==> v22: inputs <==
==> flow/design.v <==
`timescale 1ns / 1ns
module complex_multiplier
    #(parameter integer     OPERAND_WIDTH_A = 16,  
      parameter integer     OPERAND_WIDTH_B = 16,  
      parameter integer     OPERAND_WIDTH_OUT = 32,   
      parameter integer     STAGES = 6,   
      parameter             BLOCKING = 0,
      parameter             ROUND_MODE = 0,
      parameter integer     GROWTH_BITS = 0,   
      parameter             BYTE_ALIGNED = 1,
      localparam            EFF_PORT_WIDTH_A = BYTE_ALIGNED ? ((OPERAND_WIDTH_A*2+15)/16)*16 : OPERAND_WIDTH_A * 2,
      localparam            EFF_PORT_WIDTH_B = BYTE_ALIGNED ? ((OPERAND_WIDTH_B*2+15)/16)*16 : OPERAND_WIDTH_B * 2,
      localparam            EFF_PORT_WIDTH_OUT = BYTE_ALIGNED ? ((OPERAND_WIDTH_OUT*2+15)/16)*16 : OPERAND_WIDTH_OUT * 2
    )
    (   
        input                                           aclk,
        input                                           aresetn,
		input                                           rounding_cy,
        input               [EFF_PORT_WIDTH_A - 1 : 0]    s_axis_a_tdata,
        output reg                                      s_axis_a_tready,
        input                                           s_axis_a_tvalid,
        input               [EFF_PORT_WIDTH_B - 1 : 0]    s_axis_b_tdata,
        output reg                                      s_axis_b_tready,
        input                                           s_axis_b_tvalid,
        output reg  		[EFF_PORT_WIDTH_OUT - 1 : 0]  m_axis_dout_tdata,
        output reg                                      m_axis_dout_tvalid,
        input                                           m_axis_dout_tready
        );
    localparam INPUT_WIDTH_A = OPERAND_WIDTH_A * 2;
    localparam INPUT_WIDTH_B = OPERAND_WIDTH_B * 2;
    localparam OUTPUT_WIDTH  = OPERAND_WIDTH_OUT * 2;
    localparam TRUNC_BITS = (INPUT_WIDTH_A + INPUT_WIDTH_B - OUTPUT_WIDTH)/2 + 1 + GROWTH_BITS;
    localparam OUTPUT_PADDING = EFF_PORT_WIDTH_OUT - OUTPUT_WIDTH;
    localparam CALCULATION_STAGES = 6;    
    reg        [STAGES : 0]                     tvalid;
    reg        [EFF_PORT_WIDTH_OUT-1:0]         tdata [STAGES-2:0];
    wire signed [OPERAND_WIDTH_A-1:0] a_r = s_axis_a_tdata[OPERAND_WIDTH_A - 1 : 0];
    wire signed [OPERAND_WIDTH_A-1:0] a_i = s_axis_a_tdata[EFF_PORT_WIDTH_A / 2 + OPERAND_WIDTH_A - 1 : EFF_PORT_WIDTH_A / 2];
    wire signed [OPERAND_WIDTH_B-1:0] b_r = s_axis_b_tdata[OPERAND_WIDTH_B - 1 : 0];
    wire signed [OPERAND_WIDTH_B-1:0] b_i = s_axis_b_tdata[EFF_PORT_WIDTH_B / 2 + OPERAND_WIDTH_B - 1 : EFF_PORT_WIDTH_B / 2];
    reg signed [OPERAND_WIDTH_A + OPERAND_WIDTH_B : 0] mult_r, mult_i, mult_0, common, common_r1, common_r2, p_r_int, p_i_int;
    reg signed [OPERAND_WIDTH_A - 1 : 0] a_r_d, a_i_d, a_r_dd, a_i_dd, a_r_ddd, a_i_ddd, a_r_dddd, a_i_dddd;
    reg signed [OPERAND_WIDTH_B - 1 : 0] b_r_d, b_i_d, b_r_dd, b_i_dd, b_r_ddd, b_i_ddd;
    reg                          a_valid_d, b_valid_d;
    reg signed [OPERAND_WIDTH_A : 0] a_dd_common;
    reg signed [OPERAND_WIDTH_B : 0] a_dd_r, a_dd_i;
    reg        [STAGES - 1 : 0]  rounding_cy_buf ;
    wire signed [OPERAND_WIDTH_OUT - 1 : 0] result_r;
    wire signed [OPERAND_WIDTH_OUT - 1 : 0] result_i;
    wire signed [OPERAND_WIDTH_A + OPERAND_WIDTH_B + 1 - 1 : 0] temp1, temp2;
    localparam rounding_cy_buf_index = CALCULATION_STAGES - 1;
    wire signed [OPERAND_WIDTH_A + OPERAND_WIDTH_B + 1 - 1 : 0] rounding_cy_extended = {{(OPERAND_WIDTH_A + OPERAND_WIDTH_B){1'b0}}, rounding_cy_buf[rounding_cy_buf_index]};
	if (ROUND_MODE == 0 || TRUNC_BITS == 0) begin
        assign temp1 = p_r_int >>> TRUNC_BITS;
        assign temp2 = p_i_int >>> TRUNC_BITS;
		assign result_r = temp1[OPERAND_WIDTH_OUT - 1 : 0];
		assign result_i = temp2[OPERAND_WIDTH_OUT - 1 : 0];    
	end
	else begin
        wire signed [OPERAND_WIDTH_A + OPERAND_WIDTH_B + 1 - 1 : 0] point5_correction = {{(OPERAND_WIDTH_A + OPERAND_WIDTH_B + 1 - TRUNC_BITS){1'b0}}, 1'b0, {(TRUNC_BITS-1){1'b1}}} + rounding_cy_extended;
        assign temp1 = (p_r_int + point5_correction) >>> TRUNC_BITS;
        assign temp2 = (p_i_int + point5_correction) >>> TRUNC_BITS;
		assign result_r = temp1[OPERAND_WIDTH_OUT-1:0];
		assign result_i = temp2[OPERAND_WIDTH_OUT-1:0];    
	end
    integer i;
    always @(posedge aclk) begin
        if (!aresetn) begin
            tvalid <= 0;
            a_valid_d <= 0;
            b_valid_d <= 0;
            m_axis_dout_tvalid <= 0;
        end
        else begin
            a_valid_d <= s_axis_a_tvalid;
            b_valid_d <= s_axis_b_tvalid;
            a_r_d <= a_r;
            a_i_d <= a_i;
            b_r_d <= b_r;
            b_i_d <= b_i;
            if (ROUND_MODE == 1)
                rounding_cy_buf[0] <= rounding_cy;
            else if (ROUND_MODE == 2)   
                rounding_cy_buf[0] <= ~rounding_cy_buf[0];
            if (BLOCKING == 1 && m_axis_dout_tready == 0 && m_axis_dout_tvalid == 1) begin 
                m_axis_dout_tvalid <= 0;
                m_axis_dout_tdata <= {(OUTPUT_WIDTH){1'b0}};
                s_axis_a_tready <= 0;
                s_axis_b_tready <= 0;
            end
            else begin
                s_axis_a_tready <= 1;
                s_axis_b_tready <= 1;
                a_dd_common <= a_r_d - a_i_d;
                a_r_dd <= a_r_d;
                a_i_dd <= a_i_d;
                b_r_dd <= b_r_d;
                b_i_dd <= b_i_d;
                a_r_ddd <= a_r_dd;
                a_i_ddd <= a_i_dd;
                b_r_ddd <= b_r_dd;
                b_i_ddd <= b_i_dd;
                mult_0 <= a_dd_common * b_i_dd;
                a_r_dddd <= a_r_ddd;
                a_i_dddd <= a_i_ddd;
                a_dd_r <= b_r_ddd - b_i_ddd;
                a_dd_i <= b_r_ddd + b_i_ddd;
                common <= mult_0;
                mult_r <= a_dd_r * a_r_dddd;
                mult_i <= a_dd_i * a_i_dddd;
                common_r1 <= common;
                common_r2 <= common;
                p_r_int <= mult_r + common_r1;
                p_i_int <= mult_i + common_r2;
                for (i = 1; i<STAGES; i = i + 1) begin
                    rounding_cy_buf[i] <= rounding_cy_buf[i-1];
                end
                tvalid[0] <= a_valid_d & b_valid_d;
                for (i = 1; i<(STAGES); i = i+1) begin
                    tvalid[i] <= tvalid[i-1];
                end
                m_axis_dout_tvalid <= tvalid[STAGES-2];
                if (STAGES > CALCULATION_STAGES) begin
                    tdata[0] <= {{(OUTPUT_PADDING/2){result_i[OPERAND_WIDTH_OUT - 1]}}, result_i,
                        {(OUTPUT_PADDING/2){result_r[OPERAND_WIDTH_OUT - 1]}}, result_r};
                    for (i = 1; i<(STAGES-CALCULATION_STAGES); i = i+1) begin
                        tdata[i] <= tdata[i-1];
                    end
                    m_axis_dout_tdata <= tdata[STAGES - CALCULATION_STAGES - 1];
                end
                else begin
                     m_axis_dout_tdata <= {{(OUTPUT_PADDING/2){result_i[OPERAND_WIDTH_OUT - 1]}}, result_i,
                         {(OUTPUT_PADDING/2){result_r[OPERAND_WIDTH_OUT - 1]}}, result_r};
                end
            end
        end
    end
endmodule
==> flow/run.sh <==
#!/bin/bash
# the make line also repeats each setting of config.mk as NAME=value (left out here)
make -C /OpenROAD-flow-scripts/flow DESIGN_CONFIG=/design/flow/config.mk WORK_HOME=/design/flow/orfs CLKGATE_MAP_FILE= finish
==> flow/config.mk <==
export PLATFORM = sky130hd
export DESIGN_NAME = complex_multiplier
export DESIGN_NICKNAME = complex_multiplier
export VERILOG_FILES = /design/flow/design.v
export SDC_FILE = /design/flow/constraint.sdc
export NUM_CORES = 4
export LEC_CHECK = 0
export ABC_AREA = 1
export CAP_MARGIN = 20
export CELL_PAD_IN_SITES_DETAIL_PLACEMENT = 2
export CORE_ASPECT_RATIO = 0.7
export CORE_MARGIN = 2
export CORE_UTILIZATION = 40
export CTS_CLUSTER_SIZE = 97
export GPL_ROUTABILITY_DRIVEN = 0
export MIN_ROUTING_LAYER = met2
export PLACE_DENSITY_LB_ADDON = 0.24
export SLEW_MARGIN = 20
==> flow/constraint.sdc <==
create_clock -name core_clock -period 6.67 [get_ports {aclk}]
set_input_delay 1.3340 -clock core_clock [delete_from_list [all_inputs] [get_ports {aclk}]]
set_output_delay 1.3340 -clock core_clock [all_outputs]
set_load 0.01 [all_outputs]
==> v12 (differences from v22) <==
==> flow/config.mk (replaced) <==
export PLATFORM = sky130hd
export DESIGN_NAME = complex_multiplier
export DESIGN_NICKNAME = complex_multiplier
export VERILOG_FILES = /design/flow/design.v
export SDC_FILE = /design/flow/constraint.sdc
export NUM_CORES = 4
export LEC_CHECK = 0
export ABC_AREA = 1
export CAP_MARGIN = 20
export CORE_ASPECT_RATIO = 0.7
export CORE_MARGIN = 2
export CORE_UTILIZATION = 71
export CTS_CLUSTER_DIAMETER = 100
export CTS_CLUSTER_SIZE = 25
export GPL_ROUTABILITY_DRIVEN = 0
export PLACE_DENSITY_LB_ADDON = 0.09
export SLEW_MARGIN = 10
==> flow/constraint.sdc (replaced) <==
create_clock -name core_clock -period 8.21 [get_ports {aclk}]
set_input_delay 1.6420 -clock core_clock [delete_from_list [all_inputs] [get_ports {aclk}]]
set_output_delay 1.6420 -clock core_clock [all_outputs]
set_load 0.01 [all_outputs]
==> comparison table <==
Die Height: v22 324 µm; v12 244 µm
Number of buffers inserted by hold repair at cts: v22 0; v12 0
# H-tree levels: v22 2; v12 1
Boundary Pins: v22 137; v12 137
Total die area: v22 149000 µm²; v12 84800 µm²
Total core area: v22 145000 µm²; v12 82000 µm²
Fraction of the mapped netlist area in simple logic gates: v22 16.9%; v12 16.9%
Synth area leader: v22 sky130_fd_sc_hd__edfxtp_1; v12 sky130_fd_sc_hd__edfxtp_1
Horiz. Die Dim: v22 461 µm; v12 347 µm
Status: v22 did not finish; v12 complete, no violations
Stage where the flow stopped: v22 global routing; v12 -
Cell total in the yosys stat output: v22 6646; v12 6646
Placement row count: v22 117; v12 88
Async set-or-reset flop fraction in the synthesized netlist: v22 0%; v12 0%
Instance area after placement: v22 62000 µm²; v12 60600 µm²
Number of buffers inserted during clock tree synthesis: v22 61; v12 29
Placed Cells incl. Taps: v22 8602; v12 7679
Chip area line of the yosys report: v22 58500 µm²; v12 58500 µm²
Post CTS Setup Buffer Count: v22 28; v12 0
Sum of net half-perimeters after detailed placement: v22 212 mm; v12 110 mm
Starting utilization of the core area: v22 40.3%; v12 71.3%
Register bit count reported by yosys: v22 575; v12 575
Post-placement setup slack: v22 -0.427 ns; v12 1.74 ns
Post-synth top flop: v22 sky130_fd_sc_hd__edfxtp_1; v12 sky130_fd_sc_hd__edfxtp_1
Number of instances resized during post-cts repair: v22 5; v12 0
